## oak
Design FFT_TOB, start of the top module:
module FFT_TOB  # ( parameter   DEPTH_BUTTER_ONE    = 8    ,
                                DEPTH_BUTTER_TWO    = 4    ,
                                DEPTH_BUTTER_THREE  = 2    ,
                                DEPTH_BTTER_FOUR    = 1    ,  
                                WIDTH               = 16   ,
                                STAGES              = 6    ,
                                FIXED_POINT         = 11   )
( 
input     wire    signed      [WIDTH-1:0]     Input_re          ,
input     wire    signed      [WIDTH-1:0]     Input_Im          ,
input     wire                                cordic_Valid      ,
input     wire                                clk               ,
input     wire                                rst               ,
output    wire    signed      [WIDTH-1:0]     Output_FFT_Re     ,
output    wire    signed      [WIDTH-1:0]     Output_FFT_Im     ,
output    wire                                Data_Valid    
);
wire   [STAGES-1:0]   control_output        ;
wire                  multiplier_enable     ;
wire                  mux_selection         ;
wire     [WIDTH-1:0]  output_re_stage_one   ;
wire     [WIDTH-1:0]  output_im_stage_one   ;
wire     [WIDTH-1:0]  output_re_stage_two   ;
wire     [WIDTH-1:0]  output_im_stage_two   ;
wire     [WIDTH-1:0]  output_re_stage_three ;
wire     [WIDTH-1:0]  output_im_stage_three ;
wire     [WIDTH-1:0]  output_re_swap_one    ;
  ...
clock: 26.6 ns
lec_check: 0
cap_margin: 20
core_margin: 2
core_utilization: 33
slew_margin: 20
run.sh (not shown) runs the stock make flow with config.mk's settings and CLKGATE_MAP_FILE=.
The following lists how pine was set up differently from oak:
- a change of CORE_UTILIZATION from 33 to 65
- an added TNS_END_PERCENT of 5
- an added SETUP_SLACK_MARGIN of -0.95
- an added CTS_CLUSTER_SIZE of 43
- a change of the clock period (ns, I/O delays scaled along) from 26.6 to 15.8
oak finished every stage and its layout cleared the timing, design-rule and antenna checks. pine ran in full, but the layout does not pass; the checks complain about negative setup slack. Taking oak as the reference, in pine largest driver fanout on the critical path went down; worst hold slack after final layout went down; cell count after placement went down. Against oak, clock-buffer cell count in pine fell by a few percent. Detailed route, pine vs oak: via total higher for pine. Diff oak -> pine: final cell count without fillers fell by 7.0%.
What birch does differently from pine at the input level:
- ABC_AREA: unset -> 0
- GPL_ROUTABILITY_DRIVEN: unset -> 1
- TNS_END_PERCENT: 5 -> 30
- CORE_ASPECT_RATIO: unset -> 1.05
- SETUP_SLACK_MARGIN: -0.95 -> 4.67
- MIN_ROUTING_LAYER: unset -> met1
- PLACE_DENSITY_LB_ADDON: unset -> 0.0
- CTS_CLUSTER_SIZE: 43 -> 72
- HOLD_SLACK_MARGIN: unset -> 0.28
- CAP_MARGIN: 20 -> 0
- CTS_CLUSTER_DIAMETER: unset -> 27
- CORE_UTILIZATION: 65 -> 72
- SLEW_MARGIN: 20 -> 25
### Flow results
birch: GRT-0116 in 5_1_grt -> run aborted
The post-placement cell count number comes out higher for pine vs birch.
birch: die height 2.6% below pine
| worst slack after detailed placement | birch vs pine | worse |
| level count of the clock H-tree | higher: birch |
birch vs pine — weighted congestion reported at the end of routability-driven placement climbed by a few percent
Row count, pine and birch, higher one = pine.
Looking at die area across pine and birch, the one that comes out higher is pine.
Gate count after technology mapping came out exactly the same in pine and birch.
Core utilization at floorplan came out higher on birch than on pine.
Changes in maple relative to birch:
- clearing ABC_AREA, which used to be 0
- swapping 25 for 20 in SLEW_MARGIN
- clearing TNS_END_PERCENT, which used to be 30
- clearing CTS_CLUSTER_SIZE, which used to be 72
- clearing HOLD_SLACK_MARGIN, which used to be 0.28
- clearing CTS_CLUSTER_DIAMETER, which used to be 27
- swapping 0 for 20 in CAP_MARGIN
- clearing SETUP_SLACK_MARGIN, which used to be 4.67
- clearing CORE_ASPECT_RATIO, which used to be 1.05
- clearing PLACE_DENSITY_LB_ADDON, which used to be 0.0
- clearing MIN_ROUTING_LAYER, which used to be met1
- clearing GPL_ROUTABILITY_DRIVEN, which used to be 1
- swapping 72 for 40 in CORE_UTILIZATION
- swapping 15.8 for 18.9 in the clock period (ns, I/O delays scaled along)
==> results <==
Looking only at routability congestion estimate from global placement, and setting everything else aside, the higher value of birch and maple goes to birch.
When the final numbers for birch and maple were put side by side, the floorplan die area turned out to be smaller in birch.
In maple the implementation ran to completion but is not tape-out ready, as the final checks report negative setup slack.
Starting utilization of the core area, birch and maple, lower one = maple.
birch → maple: core footprint has increased; detailed placement HPWL has decreased; placement-stage worst setup slack has increased.
Number of clock sinks: maple vs birch identical
Diff maple..birch | chip area line of the yosys report | unchanged
Sort birch and maple by deepest level of the CTS H-tree, descending, and birch comes first.
Input changes introduced in cedar (baseline for comparison: maple):
- an added CTS_CLUSTER_SIZE of 100
- an added CTS_CLUSTER_DIAMETER of 339
- an added PLACE_DENSITY of 0.39
- an added CORE_ASPECT_RATIO of 0.5
- an added SETUP_SLACK_MARGIN of -0.38
- a change of CORE_UTILIZATION from 40 to 72
- a change of the clock period (ns, I/O delays scaled along) from 18.9 to 12.3
Findings:
Sum of net half-perimeters after detailed placement (cedar over maple): increase, 9.5%
Number of gates given a new drive strength after cts up 27 in cedar wrt maple
On number of cell rows: between cedar and maple, it ends up higher for maple.
Summary: full die area, cedar better than maple
Looking at die span in y across cedar and maple, the one that comes out lower is cedar.
Min number of placed instances, taps included across cedar and maple: cedar
Compared with maple, cedar shows a H-tree depth that is 1 lower.
On cedar: weighted congestion reported at the end of routability-driven placement is 7.4% higher than what maple gave.
cedar did not run to completion, as it errored out during 5_1_grt.

---

Setup of exp/sierra:
FFT_TOB again, from the RTL that the note above started with.
Settings: LEC_CHECK=0, ABC_AREA=1, CAP_MARGIN=20, CORE_MARGIN=2, CORE_UTILIZATION=72, CTS_CLUSTER_DIAMETER=255, HOLD_SLACK_MARGIN=0.3, SETUP_SLACK_MARGIN=-1.97, SLEW_MARGIN=20; clock period 19.9 ns.
The log for exp/sierra ends in 5_1_grt with error GRT-0232, so the run never completed.
diff inputs: exp/sierra => exp/raven
- changing CORE_UTILIZATION from 72 to 50
- removing ABC_AREA (formerly 1)
- changing SETUP_SLACK_MARGIN from -1.97 to 3.42
- removing CTS_CLUSTER_DIAMETER (formerly 255)
- removing HOLD_SLACK_MARGIN (formerly 0.3)
- changing the clock period (ns, I/O delays scaled along) from 19.9 to 12.7
==> comparison <==
Measured against exp/raven, the number of cells produced by synthesis of exp/sierra comes out at 1.17 times the reference value. exp/raven ends up with a sequential share of the synthesized area that is 0.18 points higher than in exp/sierra. STATUS run=exp/raven STAGES=ALL_DONE FINAL_CHECKS=FAILED CAUSE=setup timing. On starting density of the core: between exp/raven and exp/sierra, it ends up higher for exp/sierra. Summary: with exp/sierra as the reference, post-CTS setup repair buffer count in exp/raven moved up by more than a quarter.
Inputs modified between exp/raven and exp/tundra:
- CORE_UTILIZATION changed from 50 to 70
- ABC_AREA newly set to 1
- SETUP_SLACK_MARGIN changed from 3.42 to -1.97
- CTS_CLUSTER_DIAMETER newly set to 255
- HOLD_SLACK_MARGIN newly set to 0.3
- the clock period (ns, I/O delays scaled along) changed from 12.7 to 19.9
## What came out
exp/tundra against exp/raven: via count up 9242; overall die width moved down. Lower share of the final layout cell area in sequential cells among exp/tundra and exp/raven: exp/raven. Status exp/tundra: flow complete, layout not clean - setup timing. Final setup slack of the worst path improves in exp/tundra relative to exp/raven. Summary of the comparison: final total negative setup slack is higher in exp/tundra, relative to exp/raven.
diff inputs: exp/tundra => exp/indigo
- putting CELL_PAD_IN_SITES_GLOBAL_PLACEMENT at 2 where nothing was set
- putting TNS_END_PERCENT at 55 where nothing was set
- clearing CTS_CLUSTER_DIAMETER, which used to be 255
- clearing ABC_AREA, which used to be 1
- swapping 70 for 40 in CORE_UTILIZATION
- clearing HOLD_SLACK_MARGIN, which used to be 0.3
- clearing SETUP_SLACK_MARGIN, which used to be -1.97
- swapping 19.9 for 27.0 in the clock period (ns, I/O delays scaled along)
Results
exp/indigo closes out successfully: all stages finished, all timing, DRC and antenna checks passed. The final report for exp/tundra shows a completed flow and a layout that fails verification, specifically setup timing. Core footprint delta (exp/indigo − exp/tundra): unfavourable. exp/tundra → exp/indigo: buffer share of cell area decreased 3.4 points, layout-stage area growth over the synthesis result decreased 3.5 points, met1 track demand over resource in global routing decreased 19 points, final worst hold slack increased 0.0092 ns, utilization after layout decreased 39 points.

---

Starting RTL as in the previous note.
==> flow/design.v (excerpt) <==
module FFT_TOB  # ( parameter   DEPTH_BUTTER_ONE    = 8    ,
                                DEPTH_BUTTER_TWO    = 4    ,
                                DEPTH_BUTTER_THREE  = 2    ,
                                DEPTH_BTTER_FOUR    = 1    ,  
                                WIDTH               = 16   ,
                                STAGES              = 6    ,
                                FIXED_POINT         = 11   )
( 
input     wire    signed      [WIDTH-1:0]     Input_re          ,
input     wire    signed      [WIDTH-1:0]     Input_Im          ,
input     wire                                cordic_Valid      ,
input     wire                                clk               ,
input     wire                                rst               ,
output    wire    signed      [WIDTH-1:0]     Output_FFT_Re     ,
output    wire    signed      [WIDTH-1:0]     Output_FFT_Im     ,
output    wire                                Data_Valid    
  ...
make LEC_CHECK=0 CAP_MARGIN=20 CORE_MARGIN=2 CORE_UTILIZATION=72 CTS_CLUSTER_DIAMETER=339 CTS_CLUSTER_SIZE=100 SLEW_MARGIN=20 finish   # period 15.1 ns
The starting point never finished: it broke off in global routing, error GRT-0232.
Rerun with:
CORE_UTILIZATION = 66   (was 72)
CTS_CLUSTER_DIAMETER = not set   (was 339)
CTS_CLUSTER_SIZE = not set   (was 100)
clock period = 22.2 ns   (was 15.1 ns; I/O delays follow)
What happened: Now the flow finished but failed the layout checks on negative setup slack; die size climbs by 9.0%; area after synthesis does not change; synthesized cell count stays the same.
Rerun with:
ABC_AREA = 1   (was not set)
CAP_MARGIN = 10   (was 20)
CORE_UTILIZATION = 72   (was 66)
CTS_CLUSTER_DIAMETER = 329   (was not set)
CTS_CLUSTER_SIZE = 98   (was not set)
SETUP_SLACK_MARGIN = 0.59   (was not set)
clock period = 15.1 ns   (was 22.2 ns; I/O delays follow)
Now the flow died in global routing.
Die size fell by 7.5%.
Area after synthesis rose by 0.78%.
Synthesized cell count rose by 17%.
Rerun with:
ABC_AREA = not set   (was 1)
CAP_MARGIN = 20   (was 10)
CORE_UTILIZATION = 64   (was 72)
CTS_CLUSTER_DIAMETER = not set   (was 329)
CTS_CLUSTER_SIZE = not set   (was 98)
SETUP_SLACK_MARGIN = not set   (was 0.59)
clock period = 40.4 ns   (was 15.1 ns; I/O delays follow)
With this change the flow finished with timing, DRC and antenna clean.
Synthesized cell count goes down by about 15%.
Die area goes up by about 11%.
Synthesized area goes down by about 0.8%.

---

FFT_TOB again, from the RTL that the note above started with.
// FFT_TOB
module FFT_TOB  # ( parameter   DEPTH_BUTTER_ONE    = 8    ,
                                DEPTH_BUTTER_TWO    = 4    ,
                                DEPTH_BUTTER_THREE  = 2    ,
                                DEPTH_BTTER_FOUR    = 1    ,  
                                WIDTH               = 16   ,
                                STAGES              = 6    ,
                                FIXED_POINT         = 11   )
( 
input     wire    signed      [WIDTH-1:0]     Input_re          ,
input     wire    signed      [WIDTH-1:0]     Input_Im          ,
input     wire                                cordic_Valid      ,
input     wire                                clk               ,
input     wire                                rst               ,
output    wire    signed      [WIDTH-1:0]     Output_FFT_Re     ,
output    wire    signed      [WIDTH-1:0]     Output_FFT_Im     ,
output    wire                                Data_Valid    
);
wire   [STAGES-1:0]   control_output        ;
  ...
export LEC_CHECK = 0
export ABC_AREA = 1
export CAP_MARGIN = 20
export CELL_PAD_IN_SITES_DETAIL_PLACEMENT = 1
export CORE_ASPECT_RATIO = 1.44
export CORE_MARGIN = 8
export CORE_UTILIZATION = 67
export GPL_TIMING_DRIVEN = 0
export MIN_ROUTING_LAYER = met2
export SETUP_SLACK_MARGIN = -1.3
export SLEW_MARGIN = 30
create_clock -name core_clock -period 31.6 [get_ports {clk}]
The first run never finished: it broke off in 3_5_place_dp with DPL-0033.
Next try:
- ABC_AREA: 1 -> not set
- CELL_PAD_IN_SITES_DETAIL_PLACEMENT: 1 -> not set
- CORE_ASPECT_RATIO: 1.44 -> not set
- CORE_MARGIN: 8 -> 2
- CORE_UTILIZATION: 67 -> 40
- GPL_TIMING_DRIVEN: 0 -> not set
- MIN_ROUTING_LAYER: met2 -> not set
- SETUP_SLACK_MARGIN: -1.3 -> not set
- SLEW_MARGIN: 30 -> 20
- clock period: 31.6 -> 26.6 ns (I/O delays scaled with it)
The changed run completed with no timing, DRC or antenna violations; synthesized cell count is lower by 15%; die area is higher by 52%; synthesized area is lower by 0.78%.
Next try:
- CORE_UTILIZATION: 40 -> 60
- SETUP_SLACK_MARGIN: not set -> 4.56
- clock period: 26.6 -> 16.0 ns (I/O delays scaled with it)
The changed run ran to the end with violations: setup timing; core utilization rose by 32 points; first-iteration DRC count grows by 36%; setup slack gets worse by 6.5 ns; wire length came out higher by about 10%; cell count stays flat; worst hold slack is better by 0.075 ns; global-route usage went up by 14 points; register-to-register slack loses 11 ns; die size falls by 33%.
Next try:
- CORE_UTILIZATION: 60 -> 72
- CTS_CLUSTER_DIAMETER: not set -> 339
- CTS_CLUSTER_SIZE: not set -> 100
- PLACE_DENSITY: not set -> 0.39
- SETUP_SLACK_MARGIN: 4.56 -> 3.66
- clock period: 16.0 -> 12.3 ns (I/O delays scaled with it)
The new run never finished: it broke off in 5_1_grt. Die area decreases by 16%. Area after synthesis is unchanged. Synthesized cell count is unchanged.

---

== v57 ==
FFT_TOB again, from the RTL that the note above started with.
clock: 15.8 ns
lec_check: 0
abc_area: 0
cap_margin: 20
core_aspect_ratio: 1.05
core_margin: 2
core_utilization: 72
cts_cluster_diameter: 27
cts_cluster_size: 72
gpl_routability_driven: 1
hold_slack_margin: 0.28
max_routing_layer: met4
min_routing_layer: met1
place_density_lb_addon: 0.0
setup_slack_margin: 4.67
slew_margin: 25
tns_end_percent: 80
Status(v57) = ERROR, stage = 4_1_cts
Input-level comparison between v49 and v57:
==> flow/config.mk <==
export PLATFORM = sky130hd
export DESIGN_NAME = FFT_TOB
export DESIGN_NICKNAME = FFT_TOB
export VERILOG_FILES = /design/flow/design.v
export SDC_FILE = /design/flow/constraint.sdc
export NUM_CORES = 4
export LEC_CHECK = 0
export ABC_AREA = 1
export CAP_MARGIN = 20
export CORE_ASPECT_RATIO = 1.05
export CORE_MARGIN = 2
export CORE_UTILIZATION = 72
export CTS_CLUSTER_DIAMETER = 31
export CTS_CLUSTER_SIZE = 72
export GPL_ROUTABILITY_DRIVEN = 1
export HOLD_SLACK_MARGIN = -0.08
export MIN_ROUTING_LAYER = met1
export PLACE_DENSITY_LB_ADDON = 0.21
export SETUP_SLACK_MARGIN = 3.54
export SLEW_MARGIN = 25
export TNS_END_PERCENT = 30
==> flow/constraint.sdc <==
create_clock -name core_clock -period 28.6 [get_ports {clk}]
set_input_delay 5.7200 -clock core_clock [delete_from_list [all_inputs] [get_ports {clk}]]
set_output_delay 5.7200 -clock core_clock [all_outputs]
set_load 0.01 [all_outputs]
Results
Going from v57 to v49, chip area grew by about 0.8%, area after synthesis increased about 0.8%, synthesis-stage register bit count held steady. Re cell count after synthesis: v57 and v49 aren't equal, and the higher value belongs to v49. Net count after synthesis is lower on v57. v57 never completed; the flow aborted with a tool error in 4_1_cts. The flow did not stop early for v49: all stages ran, and the layout cleared the timing, design-rule and antenna checks. v49 vs v57 — Yosys chip area climbed slightly. Looking at standard cell core area, v49 sits about 1.5% above v57.
Relative to v49, the following input files were edited for v7:
diff --git a/flow/config.mk b/flow/config.mk
--- a/flow/config.mk
+++ b/flow/config.mk
@@ -16,6 +16,7 @@
 export HOLD_SLACK_MARGIN = -0.08
+export MAX_ROUTING_LAYER = met4
 export MIN_ROUTING_LAYER = met1
 export PLACE_DENSITY_LB_ADDON = 0.21
-export SETUP_SLACK_MARGIN = 3.54
+export SETUP_SLACK_MARGIN = -1.72
 export SLEW_MARGIN = 25
-export TNS_END_PERCENT = 30
+export TNS_END_PERCENT = 5
==> flow/constraint.sdc <==
create_clock -name core_clock -period 23.3 [get_ports {clk}]
set_input_delay 4.6600 -clock core_clock [delete_from_list [all_inputs] [get_ports {clk}]]
set_output_delay 4.6600 -clock core_clock [all_outputs]
set_load 0.01 [all_outputs]
Results
Of v49 and v7, only v7 fails to finish with a clean layout.
Total half-perimeter wirelength after legalization and detailed placement for v7: 14,000 um up relative to v49
v7 vs v49 — post-CTS repair timing setup buffer count dropped 123.
Between v49 and v7, the difference in average cell area after synthesis is negligible.
Sort v49 and v7 by TritonCTS buffer count, ascending, and v7 comes first.
--- input diff v7..v58 ---
diff --git a/flow/config.mk b/flow/config.mk
--- a/flow/config.mk
+++ b/flow/config.mk
@@ -7,3 +7,3 @@
 export LEC_CHECK = 0
-export ABC_AREA = 1
+export ABC_AREA = 0
 export CAP_MARGIN = 20
@@ -16,7 +16,6 @@
 export HOLD_SLACK_MARGIN = -0.08
-export MAX_ROUTING_LAYER = met4
 export MIN_ROUTING_LAYER = met1
-export PLACE_DENSITY_LB_ADDON = 0.21
-export SETUP_SLACK_MARGIN = -1.72
+export PLACE_DENSITY = 0.69
+export SETUP_SLACK_MARGIN = -2.0
 export SLEW_MARGIN = 25
-export TNS_END_PERCENT = 5
+export TNS_END_PERCENT = 30
==> flow/constraint.sdc <==
create_clock -name core_clock -period 28.6 [get_ports {clk}]
set_input_delay 5.7200 -clock core_clock [delete_from_list [all_inputs] [get_ports {clk}]]
set_output_delay 5.7200 -clock core_clock [all_outputs]
set_load 0.01 [all_outputs]
## What came out
- Nothing crashed in v58 and all stages finished; the problem is that the final layout failed, the offending checks being negative setup slack.
- Compare v58 and v7 | number of gates resized after cts lower: v58
- Post-CTS setup buffer count: v58 < v7
- Between v58 and v7, the number of instances in the synthesized netlist is higher for v7.
- v58 vs v7: share of synthesized cell area in and, or, nand and nor gates down in v58
- Changes observed in v58 relative to v7: mapped cell area decreased by 420 um^2 relative to the old numbers; number of rows created at floorplan decreased by 1 relative to the old numbers; average cell area after synthesis increased by 1.3 um^2 relative to the old numbers; arithmetic-cell share of the synthesized area counting full adders, half adders and majority gates increased by 0.27 points relative to the old numbers; area reported by Yosys stat decreased by 0.78% relative to the old numbers.
- Against v7, v58 comes in 2.11 ns higher on post-place setup slack.
- v58: die size is 0.76% lower than what v7 reported.
